==> flow/design.v <==
module DCT(input clk,
           input signed[11:0]a0,a1,a2,a3,a4,a5,a6,a7,
           output reg signed[11:0]b0,b1,b2,b3,b4,b5,b6,b7);
  wire [11:0] c1 = 12'b011111011000;
  wire [11:0] c2 = 12'b011101100100;
  wire [11:0] c3 = 12'b011010100110;
  wire [11:0] c4 = 12'b010110101000;
  wire [11:0] c5 = 12'b010001110001;
  wire [11:0] c6 = 12'b001100001111;
  wire [11:0] c7 = 12'b000110001111;
  wire signed [11:0] f07,f0_7,f16,f1_6,f25,f2_5,f34,f3_4;
  wire signed [11:0] f0734,f07_34,f1625,f16_25;
  wire signed [11:0] sum,diff;
  wire signed [11:0] x0,x1,x2,x3,x4,x5,x6,x7;
  wire signed[23:0]m8,m9,m10,m11,m12,m13,m14,m15,m16,m17,m18,m19,m20,m21,m22,m23,m24,m25,m26,m27;
  wire signed [23:0] m0,m1,m2,m3,m4,m5,m6,m7;
  reg [11:0] r0[7:0],r1[7:0],r2[7:0],r3[7:0],r4[7:0],r5[7:0],r6[7:0],r7 [7:0];
  wire [2:0] count = 0;
  add_sub B1(f07,f0_7,a0,a7);
  add_sub B2(f16,f1_6,a1,a6);
  add_sub B3(f25,f2_5,a2,a5);
  add_sub B4(f34,f3_4,a3,a4);
  add_sub B5(f0734,f07_34,f07,f34);
  add_sub B6(f1625,f16_25,f16,f25);
  add_sub B7(sum,diff,f0734,f1625);
  multiplier M1(m0,sum,c4);
  multiplier M2(m4,diff,c4);
  multiplier M3(m8,f07_34,c2);
  multiplier M4(m9,f16_25,c6);
  assign m2 = m8+m9;
  multiplier M5(m10,f07_34,c6);
  multiplier M6(m11,f16_25,c2);
  assign m6 = m10-m11;
  multiplier M7(m12,f0_7,c1);
  multiplier M8(m13,f0_7,c3);
  multiplier M9(m14,f0_7,c5);
  multiplier M10(m15,f0_7,c7);
  multiplier M11(m16,f1_6,c1);
  multiplier M12(m17,f1_6,c3);
  multiplier M13(m18,f1_6,c5);
  multiplier M14(m19,f1_6,c7);
  multiplier M15(m20,f2_5,c1);
  multiplier M16(m21,f2_5,c3);
  multiplier M17(m22,f2_5,c5);
  multiplier M18(m23,f2_5,c7);
  multiplier M19(m24,f3_4,c1);
  multiplier M20(m25,f3_4,c3);
  multiplier M21(m26,f3_4,c5);
  multiplier M22(m27,f3_4,c7);
  assign m1 = m12+m17+m22+m27;
  assign m3 = m13-m19-m20-m26;
  assign m5 = m14-m16+m23+m25;
  assign m7 = m15-m18+m21-m24;
  assign x0 = m0>>12;
  assign x1 = m1>>12;
  assign x2 = m2>>12;
  assign x3 = m3>>12;  
  assign x4 = m4>>12;
  assign x5 = m5>>12;
  assign x6 = m6>>12;
  assign x7 = m7>>12;
  always @(posedge clk)begin
    {b0,b1,b2,b3,b4,b5,b6,b7} <= {x0,x1,x2,x3,x4,x5,x6,x7};
  end
endmodule
module add_sub(
  output reg [11:0] sum,diff,                                           
  input [11:0] x,y                                                      
    );
always @(x or y)
begin
  sum=x+y;
  diff=x-y;
end
endmodule
module multiplier(
  output reg [23:0]out,
  input signed[11:0] x,y
);
  always @(x,y)begin
    out = x*y;
  end
endmodule
module block_mem(input clk,reset,wr,
		 input [11:0] in1,in2,in3,in4,in5,in6,in7,in8,
                 output reg [11:0] out0,out1,out2,out3,out4,out5,out6,out7
		);
  reg [11:0] mem_block[63:0];
reg [2:0] x,y;
  always@(posedge clk)
begin
	if(reset)
	begin
		x=0;
		y=0;
	end
	else if(wr==1)
	begin
      mem_block[(x*8)+0]<= in1;
      mem_block[(x*8)+1]<= in2;
      mem_block[(x*8)+2]<= in3;
      mem_block[(x*8)+3]<= in4;
      mem_block[(x*8)+4]<= in5;
      mem_block[(x*8)+5]<= in6;
      mem_block[(x*8)+6]<= in7;
      mem_block[(x*8)+7]<= in8;
		x<=x+1;
	end
  else if(wr==1'b0)
	begin
		out0 <=mem_block[y];
      out1 <=mem_block[8+y];
      out2 <=mem_block[16+y];
      out3 <=mem_block[24+y];
      out4 <=mem_block[32+y];
      out5 <=mem_block[40+y];
      out6 <=mem_block[48+y];
      out7 <=mem_block[56+y];
		y<= y+1;
	end
end
endmodule
module Full_DCT(input clk,wr_1,wr_2,reset,
           input [11:0]a0,a1,a2,a3,a4,a5,a6,a7,
           output signed[11:0]b0,b1,b2,b3,b4,b5,b6,b7);
  wire [11:0] r0,r1,r2,r3,r4,r5,r6,r7;
  DCT uut(clk,a0,a1,a2,a3,a4,a5,a6,a7,r0,r1,r2,r3,r4,r5,r6,r7);
  reg [11:0] R0,R1,R2,R3,R4,R5,R6,R7;
  wire [11:0] m10,m11,m12,m13,m14,m15,m16,m17;
  wire [11:0] m20,m21,m22,m23,m24,m25,m26,m27;
  reg dwr_1,dwr_2;
  always @(posedge clk)begin
    dwr_1 <= wr_1;
  end
  block_mem M1(clk,reset,dwr_1,
               r0,r1,r2,r3,r4,r5,r6,r7,
		       m10,m11,m12,m13,m14,m15,m16,m17
		      );
  always @(*) begin
    case(dwr_1)
      1'b0 : begin
            R0 = m10;
            R1 = m11;
            R2 = m12;
            R3 = m13;
            R4 = m14;
            R5 = m15;
            R6 = m16;
            R7 = m17;
      end
      default :begin
            R0 = 0;
            R1 = 0;
            R2 = 0;
            R3 = 0;
            R4 = 0;
            R5 = 0;
            R6 = 0;
            R7 = 0;
      end
      endcase
  end
  DCT uut1(clk,R0,R1,R2,R3,R4,R5,R6,R7,b0,b1,b2,b3,b4,b5,b6,b7);
endmodule
==> flow/run.sh <==
#!/bin/bash
# the make line also repeats each setting of config.mk as NAME=value (left out here)
make -C /OpenROAD-flow-scripts/flow DESIGN_CONFIG=/design/flow/config.mk WORK_HOME=/design/flow/orfs CLKGATE_MAP_FILE= finish
==> flow/config.mk <==
export PLATFORM = sky130hd
export DESIGN_NAME = Full_DCT
export DESIGN_NICKNAME = Full_DCT
export VERILOG_FILES = /design/flow/design.v
export SDC_FILE = /design/flow/constraint.sdc
export NUM_CORES = 4
export LEC_CHECK = 0
export CAP_MARGIN = 20
export CORE_MARGIN = 2
export CORE_UTILIZATION = 72
export SETUP_SLACK_MARGIN = 0.79
export SLEW_MARGIN = 20
==> flow/constraint.sdc <==
create_clock -name core_clock -period 12.6 [get_ports {clk}]
set_input_delay 2.5200 -clock core_clock [delete_from_list [all_inputs] [get_ports {clk}]]
set_output_delay 2.5200 -clock core_clock [all_outputs]
set_load 0.01 [all_outputs]
==> metrics.sh, run 1 <==
CTS_MAX_LEVEL=3
NUMBER_OF_ENABLE_TYPE_REGISTER_CELLS_IN_THE_SYNTHESIZED_NETLIST=864
HPWL_UM=431000
DIE_AREA_UM2=227000
FP_NETS=20400
SYNTHDISTINCTLIBCELLS=94
YOSYS-MUX-AREA-FRACTION_PCT=3.66
YS_CHIP_AREA_UM2=161000
CTS-ROOT-BUF='clkbuf_16'
NETLIST.AREA_LEADER.SHARE_PCT=26.4
PLACEABLECOREAREA_UM2=222000
ASYNC_FLOP_SHARE_PCT=0
CTS_BUFFER_DEPTH=3
SYNTH_TOP_CELL_BY_AREA='fa_1'
GRT.OVERFLOW.TOTAL=424
COMBINED_AREA_OF_ALL_SYNTHESIZED_CELLS_UM2=161000
COMMON_CELLS='inv_1 (3,765), ha_1 (2,846), fa_1 (2,126), xnor2_1 (941), edfxtp_1 (864)'
CELL_COUNT_LISTED_IN_SYNTH_STAT_TXT=15300
SYN_INST=15300
TRACK_USAGE_PCT=67.9
YS.FLOPS=1063
PLACE.PORT_BUFFERS=194
NUMCLOCKSINKS=1063
SYNTH_TOP_CELL_BY_COUNT='inv_1'
FP.DIEW_UM=477
SYNTH_ADDER_AREA_SHARE_PCT=48.6
STATUS='stopped before the end'
DIE_HEIGHT_UM=477
SIMPLE_GATE_SHARE_PCT=5.61
CTSHOLDBUFFERS=0
YOSYS.AREA_SHARE.XOR_XNOR_PCT=6.95
SEQ_AREA_FRAC_SYNTH_PCT=18.6
ERROR='[ERROR GRT-0232] Routing congestion too high. Check the congestion heatmap in the GUI.'
GLOBALPLACE.CONGESTION=1.09
POST-PLACE-CELLS=19700
NETLIST_TOP_CELLS_AREA='fa_1 (26%), ha_1 (22%), edfxtp_1 (16%)'
TOP_LOGIC_FAMILY='adder cells'
OUTCOME.STOP_STAGE='5_1_grt'
SYNTH_TOP_FLOP_CELL='edfxtp_1'
SYN_AREA_PER_CELL_UM2=10.5
CTS_MADE_BUFFERS=102
YS_WARN_COUNT=5
FP_UTIL_PCT=72.4
IO_COUNT=196
CELL_ROWS=173
AOI_SHARE_PCT=7.56
==> timing repair <==
item | CTS
buffers inserted | 131
resized | 537
setup endpoints to repair | 79
pin swaps | 288
==> stage by stage <==
step	cell area (µm²)	setup TNS [ns]	setup slack (ns)
4_1_cts	185000	-0.0286	-0.0277
3_5_place_dp	178000	-34.80	-1.61
3_3_place_gp	178000	-23.52	-1.10
2_1_floorplan	162000	-2.53	-0.0132
==> layer usage <==
metal	track usage, %	overflow
met2	87.5	205
met1	70.7	22
met3	48.7	17
met4	59.2	180
met5	28.6	0
==> inputs of run 2 (changes only) <==
- CORE_ASPECT_RATIO: not set -> 0.53
- CORE_UTILIZATION: 72 -> 71
- SETUP_SLACK_MARGIN: 0.79 -> 2.82
- clock period: 12.6 -> 10.8 ns (I/O delays scaled with it)
==> run 2 against run 1 <==
Compared with the run above: the flow again stops in 5_1_grt; synthesized cell count stayed put; die area is 1.5% higher; area after synthesis stayed put.
==> metrics.sh, run 2 <==
CELL_ROWS=127
OUTCOME.STOP_STAGE='5_1_grt'
SYNTH_TOP_CELL_BY_COUNT='inv_1'
SYN_INST=15300
PLACE.PORT_BUFFERS=194
COMMON_CELLS='inv_1 (3,765), ha_1 (2,846), fa_1 (2,126), xnor2_1 (941), edfxtp_1 (864)'
NUMBER_OF_ENABLE_TYPE_REGISTER_CELLS_IN_THE_SYNTHESIZED_NETLIST=864
HPWL_UM=537000
YS_CHIP_AREA_UM2=161000
GRT.OVERFLOW.TOTAL=1060
YS.FLOPS=1063
NETLIST.AREA_LEADER.SHARE_PCT=26.4
NUMCLOCKSINKS=1063
DETAILED_PLACE.AREA_UM2=194000
TOP_LOGIC_FAMILY='adder cells'
CTS_MAX_LEVEL=3
CTS_BUFFER_DEPTH=3
FP_UTIL_PCT=71.3
IO_COUNT=196
YOSYS-MUX-AREA-FRACTION_PCT=3.66
CTS_MADE_BUFFERS=96
YS_WARN_COUNT=5
SYNTH_TOP_CELL_BY_AREA='fa_1'
TRACK_USAGE_PCT=84.2
DIE_HEIGHT_UM=351
GLOBALPLACE.CONGESTION=1.17
SYNTHDISTINCTLIBCELLS=94
CELL_COUNT_LISTED_IN_SYNTH_STAT_TXT=15300
FP.DIEW_UM=658
SIMPLE_GATE_SHARE_PCT=5.61
PLACEABLECOREAREA_UM2=226000
STATUS='stopped before the end'
ERROR='[ERROR GRT-0232] Routing congestion too high. Check the congestion heatmap in the GUI.'
CTS-ROOT-BUF='clkbuf_16'
NETLIST_TOP_CELLS_AREA='fa_1 (26%), ha_1 (22%), edfxtp_1 (16%)'
SEQ_AREA_FRAC_SYNTH_PCT=18.6
ASYNC_FLOP_SHARE_PCT=0
DIE_AREA_UM2=231000
AOI_SHARE_PCT=7.56
YOSYS.AREA_SHARE.XOR_XNOR_PCT=6.95
SYN_AREA_PER_CELL_UM2=10.5
FP_NETS=20400
COMBINED_AREA_OF_ALL_SYNTHESIZED_CELLS_UM2=161000
SYNTH_TOP_FLOP_CELL='edfxtp_1'
SYNTH_ADDER_AREA_SHARE_PCT=48.6
## run 2: layer usage
layer  GRT usage [%]  GRT overflow
met3            77.7           128
met2            94.6           483
met4            73.0           304
met5            67.3            20
met1            85.5           125
## run 2: repair_timing
item | in CTS
endpoints found under the setup margin | 192
pin swaps | 615
setup buffers | 188
gates resized | 1202
hold buffers | 0
gates cloned | 1
## run 2: metrics by stage
| step | hold WS (ns) | std cells | setup TNS (ns) | worst slack [ns] |
|---|---|---|---|---|
| floorplan | 0.492 | 15300 | -311.48 | -1.45 |
| global placement | 0.506 | 21700 | -130.04 | -2.71 |
| detailed placement | 0.580 | 21700 | -164.53 | -2.87 |
| CTS | 0.566 | 22000 | -45.37 | -1.51 |
==> inputs of run 3 (changes only) <==
- CORE_UTILIZATION: 71 -> 70
- CTS_CLUSTER_DIAMETER: not set -> 232
- CTS_CLUSTER_SIZE: not set -> 34
- PLACE_DENSITY_LB_ADDON: not set -> 0.02
- SETUP_SLACK_MARGIN: 2.82 -> 2.12
- clock period: 10.8 -> 8.17 ns (I/O delays scaled with it)
==> run 3 against run 2 <==
Compared with the run above: the run again fails in 5_1_grt; synthesized cell count unchanged; die area grew 1.4%; area after synthesis unchanged.
==> metrics.sh, run 3 <==
STATUS='stopped before the end'
OUTCOME.STOP_STAGE='5_1_grt'
ERROR='[ERROR GRT-0232] Routing congestion too high. Check the congestion heatmap in the GUI.'
SYNTH_TOP_CELL_BY_COUNT='inv_1'
YOSYS.AREA_SHARE.XOR_XNOR_PCT=6.95
CTS_MAX_LEVEL=2
IO_COUNT=196
SYNTH_ADDER_AREA_SHARE_PCT=48.6
SYNTH_TOP_FLOP_CELL='edfxtp_1'
CELL_ROWS=128
YS.FLOPS=1063
COMBINED_AREA_OF_ALL_SYNTHESIZED_CELLS_UM2=161000
ASYNC_FLOP_SHARE_PCT=0
NETLIST_TOP_CELLS_AREA='fa_1 (26%), ha_1 (22%), edfxtp_1 (16%)'
DETAILED_PLACE.AREA_UM2=200000
SYN_AREA_PER_CELL_UM2=10.5
SYN_INST=15300
FP_UTIL_PCT=70.2
YS_CHIP_AREA_UM2=161000
CELL_COUNT_LISTED_IN_SYNTH_STAT_TXT=15300
TOP_LOGIC_FAMILY='adder cells'
PLACE.PORT_BUFFERS=194
YS_WARN_COUNT=5
COMMON_CELLS='inv_1 (3,765), ha_1 (2,846), fa_1 (2,126), xnor2_1 (941), edfxtp_1 (864)'
YOSYS-MUX-AREA-FRACTION_PCT=3.66
HPWL_UM=538000
PLACEABLECOREAREA_UM2=229000
TRACK_USAGE_PCT=66.6
GLOBALPLACE.CONGESTION=1.15
CTS_BUFFER_DEPTH=3
GRT.OVERFLOW.TOTAL=8
NUMCLOCKSINKS=1063
NUMBER_OF_ENABLE_TYPE_REGISTER_CELLS_IN_THE_SYNTHESIZED_NETLIST=864
CTSHOLDBUFFERS=0
DIE_HEIGHT_UM=353
POST-PLACE-CELLS=22400
DIE_AREA_UM2=234000
SYNTHDISTINCTLIBCELLS=94
CTS_MADE_BUFFERS=37
SEQ_AREA_FRAC_SYNTH_PCT=18.6
PRECTSSETUPSLACK_NS=-5.02
NETLIST.AREA_LEADER.SHARE_PCT=26.4
FP.DIEW_UM=663
SYNTH_TOP_CELL_BY_AREA='fa_1'
FP_NETS=20400
AOI_SHARE_PCT=7.56
SIMPLE_GATE_SHARE_PCT=5.61
CTS-ROOT-BUF='clkbuf_16'
## run 3: repair_timing
item	CTS
pin swaps	554
setup buffers	182
endpoints found under the setup margin	192
resized	914
gates cloned	1
## run 3: per-layer routing
| metal | track usage, % | overflow |
|---|---|---|
| met4 | 45.5 | 3 |
| met2 | 81.2 | 3 |
| met1 | 72.7 | 2 |
| met3 | 54.0 | 0 |
| met5 | 46.1 | 0 |
## run 3: per-stage QoR
step                      TNS (ns)  hold slack [ns]
after floorplan            -982.91            0.492
after global placement     -487.99            0.505
after detailed placement   -545.32            0.580
after CTS                  -376.18            0.538
==> inputs of run 4 (changes only) <==
- CORE_ASPECT_RATIO: 0.53 -> not set
- CORE_UTILIZATION: 70 -> 64
- CTS_CLUSTER_DIAMETER: 232 -> not set
- CTS_CLUSTER_SIZE: 34 -> 10
- PLACE_DENSITY_LB_ADDON: 0.02 -> not set
- SETUP_SLACK_MARGIN: 2.12 -> 3.33
- clock period: 8.17 -> 13.9 ns (I/O delays scaled with it)
==> run 4 against run 3 <==
Compared with the run above: the run now finishes clean; area after synthesis did not move; die area rose by 9.2%; synthesized cell count did not move.
==> metrics.sh, run 4 <==
STATUS='complete, no violations'
SIMPLE_GATE_SHARE_PCT=5.61
CTS_MADE_BUFFERS=121
SEQ_AREA_FRAC_SYNTH_PCT=18.6
CAP_VIOLATIONS=0
SYNTH_TOP_CELL_BY_AREA='fa_1'
POST-PLACE-CELLS=19300
FP.DIEW_UM=506
NETLIST.AREA_LEADER.SHARE_PCT=26.4
DETAIL_ROUTE.WIRELENGTH_UM=531000
TRACK_USAGE_PCT=40.2
HOLD_FAILS_FINAL_RPT=0
TIMING.CRITICAL_PATH.REQUIRED_NS=14.66
CRITPATHCAPTURETYPE='register'
SETUP.WORST_PATH.END='uut.b3[11]'
ASYNC_FLOP_SHARE_PCT=0
SYNTH_ADDER_AREA_SHARE_PCT=48.6
YOSYS.AREA_SHARE.XOR_XNOR_PCT=6.95
TOP_FAMILY_BY_DELAY_ON_CRITICAL_PATH='adder cells'
COMBGATEAREA_UM2=126000
REGAREA_UM2=29900
WORSTREG2REGSTART='dwr_1'
DETAILED_PLACE.AREA_UM2=173000
TOP_LOGIC_FAMILY='adder cells'
WORST_EP_ARRIVAL_TIME_NS=13.39
DETAIL_ROUTE.DRC_VIOLATIONS=0
CRIT_PATH_START='a1[0]'
TIMING.REG2REG.WORST_PATH_DEPTH=53
WHS_NS=0.520
SLEW_HEADROOM_PCT=17.4
NUMBER_OF_STAGES_ON_THE_WORST_SETUP_PATH=51
YS_WARN_COUNT=5
NETLIST_TOP_CELLS_AREA='fa_1 (26%), ha_1 (22%), edfxtp_1 (16%)'
USE_MET2_PCT=65.4
CELL_COUNT_LISTED_IN_SYNTH_STAT_TXT=15300
CTS_BUFFER_DEPTH=3
PLACEABLECOREAREA_UM2=251000
REG2REG_SLACK_NS=2.07
HOLD_END='M1.mem_block[34][9]'
FP_UTIL_PCT=64.2
ANT_NETS=0
POST-ROUTE-MIN-PERIOD_NS=12.63
FP_NETS=20400
GR-MAX-USAGE-LAYER='met2'
SYNTH_TOP_FLOP_CELL='edfxtp_1'
COMMON_CELLS='inv_1 (3,765), ha_1 (2,846), fa_1 (2,126), xnor2_1 (941), edfxtp_1 (864)'
CLK-INSERTION-DELAY-LATE_NS=0.87
SYNTHDISTINCTLIBCELLS=94
VIAS_PER_CELL=5.93
YOSYS-MUX-AREA-FRACTION_PCT=3.66
DRTPASS1ITERATIONS=8
MAX_STAGE_DELAY_NS=0.55
LAYOUT-AREA-OVERHEAD-VS-SYNTH_PCT=18.1
FILLERS=16300
ANTENNA_FOUND_INITIAL=41
CELL_ROWS=184
GLOBALPLACE.CONGESTION=1.02
SYN_INST=15300
OPENROAD.WARNINGS=340
CTS-ROOT-BUF='clkbuf_16'
REPORT.FINAL.SETUP_VIOL=0
VIAS_IN_THE_FIRST_GLOBAL_ROUTE=126000
RSZ0062_AT_GRT='true'
FINAL_DESIGN_AREA_NO_FILL_UM2=190000
PIN_COUNT_OF_THE_BIGGEST_NET_ENTERING_GLOBAL_ROUTING=77
WL_PER_CELL_UM=26.4
TIMING.CRITICAL_PATH.BUF_INV=16
YS.FLOPS=1063
USE_MET3_PCT=5.99
WIRE_LENGTH_OF_THE_FIRST_GLOBAL_ROUTING_PASS_UM=768000
CTS_TREE='yes'
HOLD_PATH_CLASS='register to register'
TIMING_WORST_SETUP_PATH_TYPE='input pin to register'
NUMBER_OF_ENABLE_TYPE_REGISTER_CELLS_IN_THE_SYNTHESIZED_NETLIST=864
CLK_PIN_SLEW_WORST_SETUP_HOLD_PATHS_NS=0.07
START_KIND='input pin'
FINAL_CELLS=20100
CRIT_SLOWEST_CELL='fa_1'
SYNTH_TOP_CELL_BY_COUNT='inv_1'
WORST-PATH-MAX-FANOUT=4
WORST_PIN_SLEW_NS=1.23
DETAIL_ROUTE.ITER0.VIOLATIONS=9998
COMBINED_AREA_OF_ALL_SYNTHESIZED_CELLS_UM2=161000
MIN_PERIOD_OVER_PERIOD_PCT=90.8
DIE_AREA_UM2=256000
MET1_TRACK_USAGE_GR_PCT=48.8
SYN_AREA_PER_CELL_UM2=10.5
TIMING.RR.END='uut1.b1[11]'
IO_COUNT=196
MAXSLEWVIOLCOUNT=0
NUMCLOCKSINKS=1063
SETUP_TOTAL_NEGATIVE_SLACK_NS=0
DIE_HEIGHT_UM=506
FINCLKSKEW_NS=0.217
AOI_SHARE_PCT=7.56
PLACE.PORT_BUFFERS=194
FMAX_MHz=79.2
WHS_PATH_DEPTH=0
FIN_NETS=21700
YS_CHIP_AREA_UM2=161000
HPWL_UM=408000
DETAILROUTE.VIA_COUNT=120000
MIN-DELAY-START='uut.b2[9]'
CTSHOLDBUFFERS=0
GRT.OVERFLOW.TOTAL=0
CTS_MAX_LEVEL=3
-- run 4: stage by stage --
step           worst slack, ns  util, %
6_report                  1.27     75.8
5_1_grt                  0.973     75.8
4_1_cts                   1.33     73.8
3_5_place_dp            -0.194     69.2
3_3_place_gp            -0.205     69.2
2_1_floorplan             1.03        -
-- run 4: area by class of cell --
cell class	instances	area share, %
Clock buffer	207	1.78
Timing Repair inverter	1	0.00263
Multi-Input combinational cell	10300	66.2
Sequential cell	1063	15.7
Inverter	3771	7.55
Timing Repair Buffer	1352	6.33
Clock inverter	17	0.150
Tap cell	3348	2.20
Antenna cell	53	0.0698
-- run 4: timing repair --
item | in CTS | in global routing
pin swaps | 487 | 591
setup buffers | 326 | 189
endpoints found under the setup margin | 142 | 119
gates cloned | 2 | 2
gates resized | 1141 | 687
-- run 4: metal layers --
layer  share of wire, %  up-vias
li1                   -    52400
met1                 36    59500
met2                 46     5902
met3                7.9     1678
met4                9.9       24
met5              0.035        -
==> inputs of run 5 (changes only) <==
- ABC_AREA: not set -> 1
- CORE_UTILIZATION: 64 -> 69
- CTS_CLUSTER_SIZE: 10 -> 24
- SETUP_SLACK_MARGIN: 3.33 -> not set
- clock period: 13.9 -> 15.0 ns (I/O delays scaled with it)
==> run 5 against run 4 <==
Compared with the run above: die area down 3.9%; synthesized cell count grew 20%; first-iteration DRC count is 8.5% higher; wire length shrank 9.3%; flip-flop count is the same; global-route usage decreased by 0.61 points; worst hold slack better by 0.0085 ns; non-clock buffer count fell by 962; cell area fell by 7.0%; clock skew is 0.13 ns lower.
==> metrics.sh, run 5 <==
WORST-PATH-MAX-FANOUT=8
NUMBER_OF_STAGES_ON_THE_WORST_SETUP_PATH=44
VIAS_IN_THE_FIRST_GLOBAL_ROUTE=124000
PLACE.PORT_BUFFERS=194
FP.DIEW_UM=496
SIMPLE_GATE_SHARE_PCT=8.74
AOI_SHARE_PCT=9.10
COMBINED_AREA_OF_ALL_SYNTHESIZED_CELLS_UM2=167000
CELL_ROWS=180
SETUP.WORST_PATH.END='uut.b3[11]'
DETAIL_ROUTE.WIRELENGTH_UM=481000
PIN_COUNT_OF_THE_BIGGEST_NET_ENTERING_GLOBAL_ROUTING=195
NETLIST_TOP_CELLS_AREA='fa_1 (26%), ha_1 (21%), edfxtp_1 (16%)'
STATUS='complete, no violations'
OPENROAD.WARNINGS=350
SEQ_AREA_FRAC_SYNTH_PCT=18.0
SYNTH_TOP_FLOP_CELL='edfxtp_1'
CELL_COUNT_LISTED_IN_SYNTH_STAT_TXT=18300
HPWL_UM=411000
POST-ROUTE-MIN-PERIOD_NS=13.70
CRITPATHCAPTURETYPE='register'
SYN_INST=18300
CTS_BUFFER_DEPTH=3
YOSYS-MUX-AREA-FRACTION_PCT=0.0180
MIN_PERIOD_OVER_PERIOD_PCT=91.4
ANT_NETS=0
SYNTH_ADDER_AREA_SHARE_PCT=46.9
YS.FLOPS=1063
FIN_NETS=23600
DRTPASS1ITERATIONS=6
VIAS_PER_CELL=5.68
HOLD_FAILS_FINAL_RPT=0
CLK_PIN_SLEW_WORST_SETUP_HOLD_PATHS_NS=0.06
WORST_EP_ARRIVAL_TIME_NS=14.34
CTS-ROOT-BUF='clkbuf_16'
SYNTHDISTINCTLIBCELLS=71
DIE_HEIGHT_UM=496
DETAIL_ROUTE.DRC_VIOLATIONS=0
WL_PER_CELL_UM=22.1
WORSTREG2REGSTART='dwr_1'
SYNTH_TOP_CELL_BY_AREA='fa_1'
CTSHOLDBUFFERS=0
TOP_LOGIC_FAMILY='adder cells'
START_KIND='input pin'
GRT.OVERFLOW.TOTAL=0
YS_WARN_COUNT=5
NETLIST.AREA_LEADER.SHARE_PCT=25.5
CTS_MAX_LEVEL=3
YS_CHIP_AREA_UM2=167000
MAX_STAGE_DELAY_NS=0.59
WIRE_LENGTH_OF_THE_FIRST_GLOBAL_ROUTING_PASS_UM=729000
TIMING.CRITICAL_PATH.REQUIRED_NS=15.63
CTS_POST_SETUP_BUFFERS_INSERTED=0
TIMING.CRITICAL_PATH.BUF_INV=11
DETAIL_ROUTE.ITER0.VIOLATIONS=10800
SYN_AREA_PER_CELL_UM2=9.13
REPORT.FINAL.SETUP_VIOL=0
YOSYS.AREA_SHARE.XOR_XNOR_PCT=6.61
SHARE_OF_THE_CORE_FILLED_WITH_CELLS_PCT=73.6
ANTENNA_FOUND_INITIAL=30
FINCLKSKEW_NS=0.0884
NUMCLOCKSINKS=1063
DIE_AREA_UM2=246000
MAXSLEWVIOLCOUNT=0
CTS_TREE='yes'
TOP_FAMILY_BY_DELAY_ON_CRITICAL_PATH='adder cells'
CAP_VIOLATIONS=0
COMMON_CELLS='inv_1 (4,485), ha_1 (2,846), fa_1 (2,126), nand2_1 (1,629), nor2_1 (1,205)'
SYNTH_TOP_CELL_BY_COUNT='inv_1'
CRIT_PATH_START='a6[3]'
MIN-DELAY-START='M1.x[0]'
TIMING.REG2REG.WORST_PATH_DEPTH=44
NUMBER_OF_ENABLE_TYPE_REGISTER_CELLS_IN_THE_SYNTHESIZED_NETLIST=864
FMAX_MHz=73.0
ASYNC_FLOP_SHARE_PCT=0
CLK-INSERTION-DELAY-LATE_NS=0.82
CRIT_SLOWEST_CELL='fa_1'
TRACK_USAGE_PCT=39.6
WHS_PATH_DEPTH=2
REG2REG_SLACK_NS=1.68
GLOBALPLACE.CONGESTION=1.05
HOLD_END='M1.x[0]'
FP_UTIL_PCT=69.4
CRIT_TOP_CELL='inv_1'
SETUP_TOTAL_NEGATIVE_SLACK_NS=0
FP_NETS=23300
IO_COUNT=196
WORST_PIN_SLEW_NS=1.17
LAYOUT-AREA-OVERHEAD-VS-SYNTH_PCT=6.09
TIMING.RR.END='uut1.b1[9]'
TIMING_WORST_SETUP_PATH_TYPE='input pin to register'
CTS_MADE_BUFFERS=102
DETAILROUTE.VIA_COUNT=124000
POST_CTS_SIZING_COUNT=0
PLACEABLECOREAREA_UM2=240000
SLEW_HEADROOM_PCT=21.4
RSZ0062_AT_GRT='false'
HOLD_PATH_CLASS='register to register'
-- run 5: stage by stage --
stage	hold slack, ns	area, µm²	worst slack (ns)	instances
after floorplan	0.483	167000	1.62	18300
after global placement	0.501	173000	0.887	21600
after detailed placement	0.523	173000	0.793	21600
after CTS	0.531	177000	1.56	21800
after global routing	0.555	177000	0.747	21800
final	0.528	177000	1.30	21800
-- run 5: layout make-up --
class	count	area [µm²]
multi-input combinational	12500	119000
sequential	1063	29900
fill	18100	63500
timing repair buffer	390	3460
clock buffer	150	2880
tap	3185	3990
clock inverter	42	489
antenna	29	72.6
inverter	4496	16900
-- run 5: routing by layer --
| layer | vias up | wire [µm] | GRT usage [%] |
|---|---|---|---|
| li1 | 58600 | - | - |
| met1 | 59500 | 188000 | 50.4 |
| met2 | 4838 | 215000 | 62.2 |
| met3 | 1084 | 37400 | 6.39 |
| met4 | 28 | 41500 | 27.4 |
| met5 | - | 218 | 0 |
==> inputs of run 6 (changes only) <==
- ABC_AREA: 1 -> not set
- CORE_UTILIZATION: 69 -> 71
- CTS_CLUSTER_SIZE: 24 -> 15
- PLACE_DENSITY_LB_ADDON: not set -> 0.18
- SETUP_SLACK_MARGIN: not set -> 2.82
==> run 6 against run 5 <==
Compared with the run above: still clean on timing, DRC and antenna; register-to-register slack gained 1.1 ns; clock skew grew 0.030 ns; critical path depth grew 4; die area shrank 6.1%; maximum frequency grew 1.1%; worst hold slack gained 0.048 ns; flip-flop count is the same; final cell count shrank 12%; synthesized cell count shrank 16%; critical path type unchanged.
==> metrics.sh, run 6 <==
SEQ_AREA_FRAC_SYNTH_PCT=18.6
REG2REG_SLACK_NS=2.75
DETAIL_ROUTE.DRC_VIOLATIONS=0
TIMING.CRITICAL_PATH.BUF_INV=12
ANTENNA_FOUND_INITIAL=50
FP_NETS=20400
RSZ0062_AT_GRT='true'
MIN_PERIOD_OVER_PERIOD_PCT=90.4
TIMING.CRITICAL_PATH.REQUIRED_NS=15.68
LAYOUT-AREA-OVERHEAD-VS-SYNTH_PCT=11.9
YOSYS-MUX-AREA-FRACTION_PCT=3.66
POST-ROUTE-MIN-PERIOD_NS=13.55
MAXSLEWVIOLCOUNT=0
DIE_AREA_UM2=231000
WORST_EP_ARRIVAL_TIME_NS=14.24
CAP_VIOLATIONS=0
FP.DIEW_UM=480
MIN-DELAY-START='uut.b5[8]'
TOP_FAMILY_BY_DELAY_ON_CRITICAL_PATH='adder cells'
WL_PER_CELL_UM=26.1
STATUS='complete, no violations'
VIAS_IN_THE_FIRST_GLOBAL_ROUTE=120000
TRACK_USAGE_PCT=41.8
NETLIST_TOP_CELLS_AREA='fa_1 (26%), ha_1 (22%), edfxtp_1 (16%)'
YS_WARN_COUNT=5
CTS-ROOT-BUF='clkbuf_16'
SYNTH_TOP_CELL_BY_AREA='fa_1'
WORSTREG2REGSTART='dwr_1'
FILLERS=13500
HOLD_PATH_CLASS='register to register'
CTS_MADE_BUFFERS=100
PLACEABLECOREAREA_UM2=225000
REPORT.FINAL.SETUP_VIOL=0
CRIT_TOP_CELL='fa_1'
SETUP.WORST_PATH.END='uut.b1[11]'
DRTPASS1ITERATIONS=7
HPWL_UM=374000
YOSYS.AREA_SHARE.XOR_XNOR_PCT=6.95
FIN_NETS=21100
YS_CHIP_AREA_UM2=161000
AOI_SHARE_PCT=7.56
WORST_PIN_SLEW_NS=1.37
CTS_MAX_LEVEL=3
CRITPATHCAPTURETYPE='register'
FMAX_MHz=73.8
GLOBALPLACE.CONGESTION=1.07
SYNTH_TOP_FLOP_CELL='edfxtp_1'
SETUP_TOTAL_NEGATIVE_SLACK_NS=0
SYNTHDISTINCTLIBCELLS=94
SYNTH_TOP_CELL_BY_COUNT='inv_1'
GRT.OVERFLOW.TOTAL=0
IO_COUNT=196
DIE_HEIGHT_UM=480
CTS_BUFFER_DEPTH=3
YS.FLOPS=1063
SIMPLE_GATE_SHARE_PCT=5.61
WHS_PATH_DEPTH=0
CRIT_PATH_START='a3[0]'
MAX_STAGE_DELAY_NS=0.65
CLK_PIN_SLEW_WORST_SETUP_HOLD_PATHS_NS=0.09
TIMING.RR.END='uut1.b1[11]'
ASYNC_FLOP_SHARE_PCT=0
TIMING_WORST_SETUP_PATH_TYPE='input pin to register'
PLACE.PORT_BUFFERS=194
WIRE_LENGTH_OF_THE_FIRST_GLOBAL_ROUTING_PASS_UM=718000
WHS_NS=0.576
NUMBER_OF_ENABLE_TYPE_REGISTER_CELLS_IN_THE_SYNTHESIZED_NETLIST=864
CRIT_SLOWEST_CELL='fa_1'
HOLD_END='M1.mem_block[5][8]'
SYN_AREA_PER_CELL_UM2=10.5
PIN_COUNT_OF_THE_BIGGEST_NET_ENTERING_GLOBAL_ROUTING=81
NUMBER_OF_STAGES_ON_THE_WORST_SETUP_PATH=48
HOLD_FAILS_FINAL_RPT=0
FINCLKSKEW_NS=0.119
DETAIL_ROUTE.ITER0.VIOLATIONS=11800
SYN_INST=15300
CTS_TREE='yes'
CELL_ROWS=174
SYNTH_ADDER_AREA_SHARE_PCT=48.6
WORST-PATH-MAX-FANOUT=4
CLK-INSERTION-DELAY-LATE_NS=0.81
CTSHOLDBUFFERS=0
START_KIND='input pin'
VIAS_PER_CELL=6.14
DETAILROUTE.VIA_COUNT=118000
TOP_LOGIC_FAMILY='adder cells'
NETLIST.AREA_LEADER.SHARE_PCT=26.4
CELL_COUNT_LISTED_IN_SYNTH_STAT_TXT=15300
NUMCLOCKSINKS=1063
OPENROAD.WARNINGS=337
COMMON_CELLS='inv_1 (3,765), ha_1 (2,846), fa_1 (2,126), xnor2_1 (941), edfxtp_1 (864)'
ANT_NETS=0
DETAIL_ROUTE.WIRELENGTH_UM=501000
TIMING.REG2REG.WORST_PATH_DEPTH=48
FP_UTIL_PCT=71.5
COMBINED_AREA_OF_ALL_SYNTHESIZED_CELLS_UM2=161000
SLEW_HEADROOM_PCT=7.82
run 6: layout make-up:
class,count,area [µm²],share of cell area (%)
multi-input combinational,10300,122000,67.5
sequential,1063,29900,16.6
inverter,3771,14300,7.93
timing repair buffer,780,6870,3.81
tap,2992,3740,2.08
clock buffer,132,2720,1.51
clock inverter,58,785,0.435
antenna,47,118,0.0653
run 6: layer usage:
metal / wire length [µm] / vias to the layer above / GRT usage [%]
met5: 272 / - / 0
met4: 50700 / 38 / 30.7
met3: 54800 / 2154 / 9.52
met2: 223000 / 6811 / 66.4
met1: 172000 / 57500 / 50.1
li1: - / 51200 / -
run 6: per-stage QoR:
stage	setup WS [ns]	utilization [%]	cell area, µm²	instances
floorplan	1.91	-	162000	15300
global placement	-0.0523	75.2	169000	18600
detailed placement	-0.209	75.2	169000	18600
CTS	2.18	78.7	177000	19000
global route	1.35	80.0	180000	19200
finish	1.45	80.0	180000	19200
run 6: what timing repair did:
item                       in CTS  in global routing
cloned                          1                  1
setup endpoints to repair      80                 59
pin swaps                     287                301
buffers inserted              214                120
resized                       637                373
==> inputs of run 7 (changes only) <==
- ABC_AREA: not set -> 0
- CORE_UTILIZATION: 71 -> 70
- CTS_CLUSTER_DIAMETER: not set -> 98
- CTS_CLUSTER_SIZE: 15 -> 24
- GPL_ROUTABILITY_DRIVEN: not set -> 1
- HOLD_SLACK_MARGIN: not set -> 0.03
- PLACE_DENSITY: not set -> 0.63
- PLACE_DENSITY_LB_ADDON: 0.18 -> not set
- SETUP_SLACK_MARGIN: 2.82 -> not set
- TNS_END_PERCENT: not set -> 50
- clock period: 15.0 -> 10.8 ns (I/O delays scaled with it)
==> run 7 against run 6 <==
Compared with the run above: the run now fails in 5_1_grt; synthesized cell count unchanged; die area increased by 1.4%; area after synthesis unchanged.
==> metrics.sh, run 7 <==
NETLIST.AREA_LEADER.SHARE_PCT=26.4
ASYNC_FLOP_SHARE_PCT=0
SYNTHDISTINCTLIBCELLS=94
SYNTH_TOP_FLOP_CELL='edfxtp_1'
FP.DIEW_UM=484
CTS_MAX_LEVEL=2
ERROR='[ERROR GRT-0116] Global routing finished with congestion. Check the congestion regions in the DRC Viewer.'
YOSYS.AREA_SHARE.XOR_XNOR_PCT=6.95
CTS_MADE_BUFFERS=57
GLOBALPLACE.CONGESTION=1.10
CELL_COUNT_LISTED_IN_SYNTH_STAT_TXT=15300
CTSHOLDBUFFERS=0
HPWL_UM=469000
FP_UTIL_PCT=70.2
NUMBER_OF_ENABLE_TYPE_REGISTER_CELLS_IN_THE_SYNTHESIZED_NETLIST=864
OUTCOME.STOP_STAGE='5_1_grt'
COMBINED_AREA_OF_ALL_SYNTHESIZED_CELLS_UM2=161000
TRACK_USAGE_PCT=65.4
PRECTSSETUPSLACK_NS=-2.77
SYNTH_ADDER_AREA_SHARE_PCT=48.6
SYN_INST=15300
NETLIST_TOP_CELLS_AREA='fa_1 (26%), ha_1 (22%), edfxtp_1 (16%)'
PLACE.PORT_BUFFERS=194
YS_WARN_COUNT=5
DETAILED_PLACE.AREA_UM2=191000
FP_NETS=20400
PLACEABLECOREAREA_UM2=229000
AOI_SHARE_PCT=7.56
SIMPLE_GATE_SHARE_PCT=5.61
SYNTH_TOP_CELL_BY_AREA='fa_1'
COMMON_CELLS='inv_1 (3,765), ha_1 (2,846), fa_1 (2,126), xnor2_1 (941), edfxtp_1 (864)'
IO_COUNT=196
TOP_LOGIC_FAMILY='adder cells'
CTS-ROOT-BUF='clkbuf_16'
SEQ_AREA_FRAC_SYNTH_PCT=18.6
DIE_HEIGHT_UM=484
DIE_AREA_UM2=234000
NUMCLOCKSINKS=1063
SYNTH_TOP_CELL_BY_COUNT='inv_1'
YOSYS-MUX-AREA-FRACTION_PCT=3.66
GRT.OVERFLOW.TOTAL=421
STATUS='stopped before the end'
YS.FLOPS=1063
SYN_AREA_PER_CELL_UM2=10.5
CELL_ROWS=176
YS_CHIP_AREA_UM2=161000
CTS_BUFFER_DEPTH=3
run 7: repair_timing:
item	in CTS
resized	896
pin swaps	489
setup buffers	171
setup endpoints to repair	107
gates cloned	1
run 7: stage by stage:
step | utilization [%] | hold slack (ns) | cells
CTS | 86.4 | 0.590 | 21600
detailed placement | 83.3 | 0.566 | 21400
global placement | 83.3 | 0.509 | 21400
floorplan | - | 0.492 | 15300
run 7: per-layer routing:
layer,overflow,GRT usage [%]
met3,18,44.5
met2,207,86.9
met5,1,19.0
met4,188,59.4
met1,7,67.0
==> inputs of run 8 (changes only) <==
- ABC_AREA: 0 -> not set
- CAP_MARGIN: 20 -> 15
- CORE_UTILIZATION: 70 -> 72
- CTS_CLUSTER_DIAMETER: 98 -> 358
- CTS_CLUSTER_SIZE: 24 -> 37
- GPL_ROUTABILITY_DRIVEN: 1 -> not set
- HOLD_SLACK_MARGIN: 0.03 -> -0.08
- PLACE_DENSITY: 0.63 -> not set
- TNS_END_PERCENT: 50 -> not set
- clock period: 10.8 -> 10.3 ns (I/O delays scaled with it)
==> run 8 against run 7 <==
Compared with the run above: the flow again stops in 5_1_grt; die area down 2.8%; synthesized cell count is the same; area after synthesis did not move.
==> metrics.sh, run 8 <==
COMMON_CELLS='inv_1 (3,765), ha_1 (2,846), fa_1 (2,126), xnor2_1 (941), edfxtp_1 (864)'
FP.DIEW_UM=477
NETLIST_TOP_CELLS_AREA='fa_1 (26%), ha_1 (22%), edfxtp_1 (16%)'
NETLIST.AREA_LEADER.SHARE_PCT=26.4
TRACK_USAGE_PCT=75.4
CTS_MADE_BUFFERS=34
SYN_INST=15300
CTSHOLDBUFFERS=0
SYNTH_ADDER_AREA_SHARE_PCT=48.6
ERROR='[ERROR GRT-0116] Global routing finished with congestion. Check the congestion regions in the DRC Viewer.'
GRT.OVERFLOW.TOTAL=1556
SYNTH_TOP_FLOP_CELL='edfxtp_1'
PRECTSSETUPSLACK_NS=-3.26
OUTCOME.STOP_STAGE='5_1_grt'
ASYNC_FLOP_SHARE_PCT=0
GLOBALPLACE.CONGESTION=1.10
FP_NETS=20400
COMBINED_AREA_OF_ALL_SYNTHESIZED_CELLS_UM2=161000
CTS_MAX_LEVEL=2
DIE_AREA_UM2=227000
SYNTH_TOP_CELL_BY_COUNT='inv_1'
NUMBER_OF_ENABLE_TYPE_REGISTER_CELLS_IN_THE_SYNTHESIZED_NETLIST=864
CTS_BUFFER_DEPTH=3
SYNTH_TOP_CELL_BY_AREA='fa_1'
PLACEABLECOREAREA_UM2=222000
DIE_HEIGHT_UM=477
SIMPLE_GATE_SHARE_PCT=5.61
YOSYS.AREA_SHARE.XOR_XNOR_PCT=6.95
NUMCLOCKSINKS=1063
SEQ_AREA_FRAC_SYNTH_PCT=18.6
HPWL_UM=486000
FP_UTIL_PCT=72.4
CELL_ROWS=173
STATUS='stopped before the end'
PLACE.PORT_BUFFERS=194
YS_CHIP_AREA_UM2=161000
YS.FLOPS=1063
YOSYS-MUX-AREA-FRACTION_PCT=3.66
DETAILED_PLACE.AREA_UM2=193000
IO_COUNT=196
CTS-ROOT-BUF='clkbuf_16'
YS_WARN_COUNT=5
SYNTHDISTINCTLIBCELLS=94
TOP_LOGIC_FAMILY='adder cells'
CELL_COUNT_LISTED_IN_SYNTH_STAT_TXT=15300
AOI_SHARE_PCT=7.56
SYN_AREA_PER_CELL_UM2=10.5
-- run 8: repair_timing --
item,in CTS
hold endpoints to repair,0
pin swaps,583
cloned,2
setup buffers,240
gates resized,1168
endpoints found under the setup margin,123
-- run 8: per-layer routing --
layer | GRT overflow | global-route usage, %
met1 | 49 | 75.0
met2 | 918 | 93.9
met3 | 48 | 58.7
met4 | 540 | 73.2
met5 | 1 | 31.8
-- run 8: stage by stage --
stage / hold slack [ns] / TNS, ns / std cells
after floorplan: 0.492 / -414.00 / 15300
after global placement: 0.511 / -150.33 / 21500
after detailed placement: 0.588 / -192.23 / 21500
after CTS: 0.589 / -69.70 / 21800
==> inputs of run 9 (changes only) <==
- CAP_MARGIN: 15 -> 20
- CORE_UTILIZATION: 72 -> 64
- CTS_CLUSTER_DIAMETER: 358 -> not set
- CTS_CLUSTER_SIZE: 37 -> 94
- HOLD_SLACK_MARGIN: -0.08 -> not set
- clock period: 10.3 -> 9.93 ns (I/O delays scaled with it)
==> run 9 against run 8 <==
Compared with the run above: the run again fails in 5_1_grt; area after synthesis did not move; synthesized cell count did not move; die area rose by 12%.
==> metrics.sh, run 9 <==
STATUS='stopped before the end'
OUTCOME.STOP_STAGE='5_1_grt'
ERROR='[ERROR GRT-0116] Global routing finished with congestion. Check the congestion regions in the DRC Viewer.'
CTS_MADE_BUFFERS=101
CELL_COUNT_LISTED_IN_SYNTH_STAT_TXT=15300
SIMPLE_GATE_SHARE_PCT=5.61
CELL_ROWS=184
PLACEABLECOREAREA_UM2=251000
YS.FLOPS=1063
ASYNC_FLOP_SHARE_PCT=0
PRECTSSETUPSLACK_NS=-3.33
YS_WARN_COUNT=5
TOP_LOGIC_FAMILY='adder cells'
NETLIST_TOP_CELLS_AREA='fa_1 (26%), ha_1 (22%), edfxtp_1 (16%)'
FP.DIEW_UM=506
IO_COUNT=196
CTSHOLDBUFFERS=0
YOSYS-MUX-AREA-FRACTION_PCT=3.66
SYNTH_ADDER_AREA_SHARE_PCT=48.6
FP_UTIL_PCT=64.2
CTS-ROOT-BUF='clkbuf_16'
SEQ_AREA_FRAC_SYNTH_PCT=18.6
TRACK_USAGE_PCT=65.8
YOSYS.AREA_SHARE.XOR_XNOR_PCT=6.95
COMMON_CELLS='inv_1 (3,765), ha_1 (2,846), fa_1 (2,126), xnor2_1 (941), edfxtp_1 (864)'
CTS_BUFFER_DEPTH=3
PLACE.PORT_BUFFERS=194
NETLIST.AREA_LEADER.SHARE_PCT=26.4
HPWL_UM=490000
SYNTH_TOP_FLOP_CELL='edfxtp_1'
SYNTH_TOP_CELL_BY_COUNT='inv_1'
DIE_HEIGHT_UM=506
SYNTHDISTINCTLIBCELLS=94
AOI_SHARE_PCT=7.56
DIE_AREA_UM2=256000
YS_CHIP_AREA_UM2=161000
COMBINED_AREA_OF_ALL_SYNTHESIZED_CELLS_UM2=161000
CTS_MAX_LEVEL=3
SYN_INST=15300
SYN_AREA_PER_CELL_UM2=10.5
NUMBER_OF_ENABLE_TYPE_REGISTER_CELLS_IN_THE_SYNTHESIZED_NETLIST=864
GRT.OVERFLOW.TOTAL=493
SYNTH_TOP_CELL_BY_AREA='fa_1'
FP_NETS=20400
GLOBALPLACE.CONGESTION=1.06
NUMCLOCKSINKS=1063
run 9: stage by stage:
step	cells	instance area (µm²)
floorplan	15300	163000
global placement	22000	194000
detailed placement	22000	194000
CTS	22300	204000
run 9: what timing repair did:
item / CTS
cloned: 3
gates resized: 1060
setup buffers: 170
setup endpoints to repair: 154
pin swaps: 496
run 9: routing by layer:
metal	GRT overflow	track usage [%]
met1	33	68.3
met2	236	85.9
met5	5	23.1
met4	189	57.5
met3	30	46.4
==> inputs of run 10 (changes only) <==
- CORE_UTILIZATION: 64 -> 70
- CTS_CLUSTER_SIZE: 94 -> 34
- PLACE_DENSITY_LB_ADDON: not set -> 0.19
- SETUP_SLACK_MARGIN: not set -> 2.85
- clock period: 9.93 -> 15.0 ns (I/O delays scaled with it)
==> run 10 against run 9 <==
Compared with the run above: the run now finishes clean; synthesized cell count unchanged; area after synthesis did not move; die area decreased by 8.5%.
==> metrics.sh, run 10 <==
MET1_LENGTH_UM=172000
ANTENNA_FOUND_INITIAL=43
SLEW_HEADROOM_PCT=11.9
TIMING.RR.END='uut1.b1[11]'
CAP_VIOLATIONS=0
NETLIST_TOP_CELLS_AREA='fa_1 (26%), ha_1 (22%), edfxtp_1 (16%)'
POST-PLACE-CELLS=18600
MIN-DELAY-START='uut.b2[2]'
SYNTH_TOP_FLOP_CELL='edfxtp_1'
NUMBER_OF_STAGES_ON_THE_WORST_SETUP_PATH=47
ROUTE.TOP_LAYER_USED='met5'
COMMON_CELLS='inv_1 (3,765), ha_1 (2,846), fa_1 (2,126), xnor2_1 (941), edfxtp_1 (864)'
NUMCLOCKSINKS=1063
FP_NETS=20400
SYNTHDISTINCTLIBCELLS=94
WL_PER_CELL_UM=25.3
NUMBER_OF_ENABLE_TYPE_REGISTER_CELLS_IN_THE_SYNTHESIZED_NETLIST=864
MET2WIRELENGTH_UM=222000
CLK_PIN_SLEW_WORST_SETUP_HOLD_PATHS_NS=0.09
MIN_PERIOD_OVER_PERIOD_PCT=89.2
WHS_PATH_DEPTH=0
VIAS_IN_THE_FIRST_GLOBAL_ROUTE=118000
OPENROAD.WARNINGS=341
CRIT_SLOWEST_CELL='fa_1'
PLACEABLECOREAREA_UM2=229000
POST-ROUTE-MIN-PERIOD_NS=13.38
DETAILROUTE.VIA_COUNT=115000
STATUS='complete, no violations'
MAXSLEWVIOLCOUNT=0
FMAX_MHz=74.7
SYN_AREA_PER_CELL_UM2=10.5
NETLIST.AREA_LEADER.SHARE_PCT=26.4
CRITPATHCAPTURETYPE='register'
TOP_FAMILY_BY_DELAY_ON_CRITICAL_PATH='adder cells'
CLK-INSERTION-DELAY-LATE_NS=0.82
TRACK_USAGE_PCT=40.2
SYN_INST=15300
MAX_STAGE_DELAY_NS=0.58
SEQ_AREA_FRAC_SYNTH_PCT=18.6
SIMPLE_GATE_SHARE_PCT=5.61
FINAL_CELLS=19200
SYNTH_TOP_CELL_BY_COUNT='inv_1'
PIN_COUNT_OF_THE_BIGGEST_NET_ENTERING_GLOBAL_ROUTING=136
TIMING_WORST_SETUP_PATH_TYPE='input pin to register'
FP.DIEW_UM=484
IO_COUNT=196
START_KIND='input pin'
WORSTREG2REGSTART='dwr_1'
RSZ0062_AT_GRT='true'
YOSYS.AREA_SHARE.XOR_XNOR_PCT=6.95
HOLD_PATH_CLASS='register to register'
ANT_NETS=0
AOI_SHARE_PCT=7.56
CELL_COUNT_LISTED_IN_SYNTH_STAT_TXT=15300
VIAS_PER_CELL=6.01
DIE_AREA_UM2=234000
SYNTH_TOP_CELL_BY_AREA='fa_1'
PLACE.PORT_BUFFERS=194
YS_WARN_COUNT=5
CTS_MADE_BUFFERS=98
DETAIL_ROUTE.ITER0.VIOLATIONS=10100
HOLD_END='M1.mem_block[26][2]'
DIE_HEIGHT_UM=484
HOLD_FAILS_FINAL_RPT=0
CRIT_TOP_CELL='fa_1'
WORST_EP_ARRIVAL_TIME_NS=14.04
COMBINED_AREA_OF_ALL_SYNTHESIZED_CELLS_UM2=161000
LAYOUT-AREA-OVERHEAD-VS-SYNTH_PCT=11.6
SETUP.WORST_PATH.END='uut.b1[11]'
REG2REG_SLACK_NS=2.69
DRTPASS1ITERATIONS=9
YOSYS-MUX-AREA-FRACTION_PCT=3.66
CTS_TREE='yes'
DETAIL_ROUTE.WIRELENGTH_UM=484000
REPORT.FINAL.SETUP_VIOL=0
HPWL_UM=376000
FINCLKSKEW_NS=0.103
GRT.OVERFLOW.TOTAL=0
CELL_ROWS=176
CTS_BUFFER_DEPTH=3
WORST-PATH-MAX-FANOUT=4
WORST_PIN_SLEW_NS=1.31
TIMING.CRITICAL_PATH.REQUIRED_NS=15.65
SYNTH_ADDER_AREA_SHARE_PCT=48.6
DETAIL_ROUTE.DRC_VIOLATIONS=0
YS.FLOPS=1063
TOP_LOGIC_FAMILY='adder cells'
WIRE_LENGTH_OF_THE_FIRST_GLOBAL_ROUTING_PASS_UM=704000
FP_UTIL_PCT=70.2
TIMING.CRITICAL_PATH.BUF_INV=10
GLOBALPLACE.CONGESTION=1.04
CTS-ROOT-BUF='clkbuf_16'
FIN_NETS=21100
YS_CHIP_AREA_UM2=161000
MET3WIRELENGTH_UM=46500
ASYNC_FLOP_SHARE_PCT=0
SETUP_TOTAL_NEGATIVE_SLACK_NS=0
SHARE_OF_THE_CORE_FILLED_WITH_CELLS_PCT=78.4
CTS_MAX_LEVEL=3
CRIT_PATH_START='a3[0]'
TIMING.REG2REG.WORST_PATH_DEPTH=53
## run 10: repair_timing
action                                  in CTS  in global routing
buffers inserted                           174                121
hold buffers                                 0                  0
resized                                    580                381
pin swaps                                  256                222
endpoints found under the setup margin      86                 61
gates cloned                                 0                  1
## run 10: area by class of cell
type / count / area, µm²
Antenna cell: 52 / 130
Clock buffer: 122 / 2700
Clock inverter: 61 / 813
Fill cell: 14600 / 49600
Inverter: 3771 / 14300
Multi-Input combinational cell: 10300 / 121000
Sequential cell: 1063 / 29900
Tap cell: 3026 / 3790
Timing Repair Buffer: 736 / 6540
## run 10: routing by layer
layer / vias up / track usage (%)
met1: 56400 / 48.5
met4: 20 / 28.0
met3: 1713 / 8.40
met2: 5844 / 65.0
met5: - / 0
li1: 51100 / -
## run 10: per-stage QoR
stage | setup slack [ns] | cell area (µm²) | hold slack, ns
global placement | 0.162 | 169000 | 0.515
detailed placement | 0.158 | 169000 | 0.556
CTS | 2.24 | 177000 | 0.508
finish | 1.62 | 180000 | 0.511
floorplan | 1.91 | 162000 | 0.492
global route | 1.55 | 180000 | 0.550
==> inputs of run 11 (changes only) <==
- CAP_MARGIN: 20 -> 15
- CORE_UTILIZATION: 70 -> 72
- CTS_CLUSTER_DIAMETER: not set -> 98
- CTS_CLUSTER_SIZE: 34 -> 37
- HOLD_SLACK_MARGIN: not set -> -0.1
- PLACE_DENSITY_LB_ADDON: 0.19 -> not set
- SETUP_SLACK_MARGIN: 2.85 -> not set
- clock period: 15.0 -> 10.3 ns (I/O delays scaled with it)
==> run 11 against run 10 <==
Compared with the run above: the run now fails in 5_1_grt; synthesized cell count unchanged; area after synthesis unchanged; die area decreased by 2.8%.
==> metrics.sh, run 11 <==
STATUS='stopped before the end'
OUTCOME.STOP_STAGE='5_1_grt'
ERROR='[ERROR GRT-0116] Global routing finished with congestion. Check the congestion regions in the DRC Viewer.'
CTS_MAX_LEVEL=2
NUMBER_OF_ENABLE_TYPE_REGISTER_CELLS_IN_THE_SYNTHESIZED_NETLIST=864
SYNTH_TOP_FLOP_CELL='edfxtp_1'
TRACK_USAGE_PCT=74.6
FP.DIEW_UM=477
HPWL_UM=486000
POST-PLACE-CELLS=21500
SYNTH_TOP_CELL_BY_AREA='fa_1'
SYNTH_TOP_CELL_BY_COUNT='inv_1'
NUMCLOCKSINKS=1063
CTS_MADE_BUFFERS=42
GLOBALPLACE.CONGESTION=1.10
COMMON_CELLS='inv_1 (3,765), ha_1 (2,846), fa_1 (2,126), xnor2_1 (941), edfxtp_1 (864)'
SYN_INST=15300
CTS-ROOT-BUF='clkbuf_16'
PLACEABLECOREAREA_UM2=222000
COMBINED_AREA_OF_ALL_SYNTHESIZED_CELLS_UM2=161000
NETLIST.AREA_LEADER.SHARE_PCT=26.4
SYNTH_ADDER_AREA_SHARE_PCT=48.6
NETLIST_TOP_CELLS_AREA='fa_1 (26%), ha_1 (22%), edfxtp_1 (16%)'
SYNTHDISTINCTLIBCELLS=94
YS_CHIP_AREA_UM2=161000
YS.FLOPS=1063
TOP_LOGIC_FAMILY='adder cells'
YS_WARN_COUNT=5
FP_NETS=20400
PLACE.PORT_BUFFERS=194
AOI_SHARE_PCT=7.56
SEQ_AREA_FRAC_SYNTH_PCT=18.6
FP_UTIL_PCT=72.4
CELL_ROWS=173
SYN_AREA_PER_CELL_UM2=10.5
DIE_AREA_UM2=227000
YOSYS-MUX-AREA-FRACTION_PCT=3.66
DIE_HEIGHT_UM=477
CELL_COUNT_LISTED_IN_SYNTH_STAT_TXT=15300
SIMPLE_GATE_SHARE_PCT=5.61
CTSHOLDBUFFERS=0
CTS_BUFFER_DEPTH=3
GRT.OVERFLOW.TOTAL=1898
ASYNC_FLOP_SHARE_PCT=0
YOSYS.AREA_SHARE.XOR_XNOR_PCT=6.95
IO_COUNT=196
## run 11: layer usage
layer | GRT usage (%) | GRT overflow
met1 | 74.0 | 49
met2 | 93.8 | 1152
met3 | 57.1 | 68
met4 | 72.5 | 617
met5 | 31.5 | 12
## run 11: per-stage QoR
step	instance area, µm²	hold WS (ns)	util [%]	worst slack, ns
detailed placement	193000	0.588	86.6	-3.26
floorplan	163000	0.492	-	-1.85
global placement	193000	0.511	86.6	-2.83
CTS	200000	0.568	90.1	-1.65
## run 11: repair_timing
action	4_1_cts
pin swaps	502
gates resized	1011
cloned	2
buffers inserted	211
setup endpoints to repair	122
==> inputs of run 12 (changes only) <==
- ABC_AREA: not set -> 0
- CAP_MARGIN: 15 -> 0
- CORE_ASPECT_RATIO: not set -> 0.52
- CORE_UTILIZATION: 72 -> 70
- CTS_CLUSTER_DIAMETER: 98 -> 246
- CTS_CLUSTER_SIZE: 37 -> 24
- GPL_ROUTABILITY_DRIVEN: not set -> 1
- HOLD_SLACK_MARGIN: -0.1 -> 0.29
- PLACE_DENSITY_LB_ADDON: not set -> 0.16
- SETUP_SLACK_MARGIN: not set -> 2.58
- TNS_END_PERCENT: not set -> 100
- clock period: 10.3 -> 9.14 ns (I/O delays scaled with it)
==> run 12 against run 11 <==
Compared with the run above: the flow again stops in 5_1_grt; die area increased by 2.9%; area after synthesis is the same; synthesized cell count stayed put.
==> metrics.sh, run 12 <==
YS.FLOPS=1063
COMMON_CELLS='inv_1 (3,765), ha_1 (2,846), fa_1 (2,126), xnor2_1 (941), edfxtp_1 (864)'
FP_NETS=20400
DIE_HEIGHT_UM=350
SYN_AREA_PER_CELL_UM2=10.5
OUTCOME.STOP_STAGE='5_1_grt'
DIE_AREA_UM2=234000
IO_COUNT=196
YS_CHIP_AREA_UM2=161000
CELL_ROWS=126
SEQ_AREA_FRAC_SYNTH_PCT=18.6
YOSYS-MUX-AREA-FRACTION_PCT=3.66
NETLIST.AREA_LEADER.SHARE_PCT=26.4
PLACE.PORT_BUFFERS=194
COMBINED_AREA_OF_ALL_SYNTHESIZED_CELLS_UM2=161000
CTS-ROOT-BUF='clkbuf_16'
NETLIST_TOP_CELLS_AREA='fa_1 (26%), ha_1 (22%), edfxtp_1 (16%)'
SYN_INST=15300
TOP_LOGIC_FAMILY='adder cells'
CELL_COUNT_LISTED_IN_SYNTH_STAT_TXT=15300
CTS_MAX_LEVEL=2
SYNTH_TOP_CELL_BY_AREA='fa_1'
FP.DIEW_UM=669
YOSYS.AREA_SHARE.XOR_XNOR_PCT=6.95
PRECTSSETUPSLACK_NS=-4.36
PLACEABLECOREAREA_UM2=228000
ERROR='[ERROR GRT-0116] Global routing finished with congestion. Check the congestion regions in the DRC Viewer.'
CTS_BUFFER_DEPTH=3
SYNTHDISTINCTLIBCELLS=94
NUMCLOCKSINKS=1063
POST-PLACE-CELLS=22300
NUMBER_OF_ENABLE_TYPE_REGISTER_CELLS_IN_THE_SYNTHESIZED_NETLIST=864
HPWL_UM=563000
GRT.OVERFLOW.TOTAL=862
YS_WARN_COUNT=5
STATUS='stopped before the end'
SIMPLE_GATE_SHARE_PCT=5.61
GLOBALPLACE.CONGESTION=1.15
CTS_MADE_BUFFERS=50
SYNTH_TOP_CELL_BY_COUNT='inv_1'
FP_UTIL_PCT=70.7
AOI_SHARE_PCT=7.56
TRACK_USAGE_PCT=78.3
ASYNC_FLOP_SHARE_PCT=0
SYNTH_ADDER_AREA_SHARE_PCT=48.6
SYNTH_TOP_FLOP_CELL='edfxtp_1'
-- run 12: repair_timing --
item	CTS
pin swaps	548
setup endpoints to repair	192
endpoints found under the hold margin	0
gates cloned	4
resized	1086
hold buffers	0
buffers inserted	198
-- run 12: per-stage QoR --
stage / hold WS (ns) / utilization, % / instance area [µm²]
after global placement: 0.514 / 87.0 / 198000
after detailed placement: 0.584 / 87.0 / 198000
after floorplan: 0.492 / - / 163000
after CTS: 0.498 / 90.5 / 206000
-- run 12: metal layers --
| metal | GRT overflow | track usage [%] |
|---|---|---|
| met5 | 22 | 53.4 |
| met1 | 96 | 83.4 |
| met2 | 383 | 88.3 |
| met3 | 128 | 72.7 |
| met4 | 233 | 58.8 |
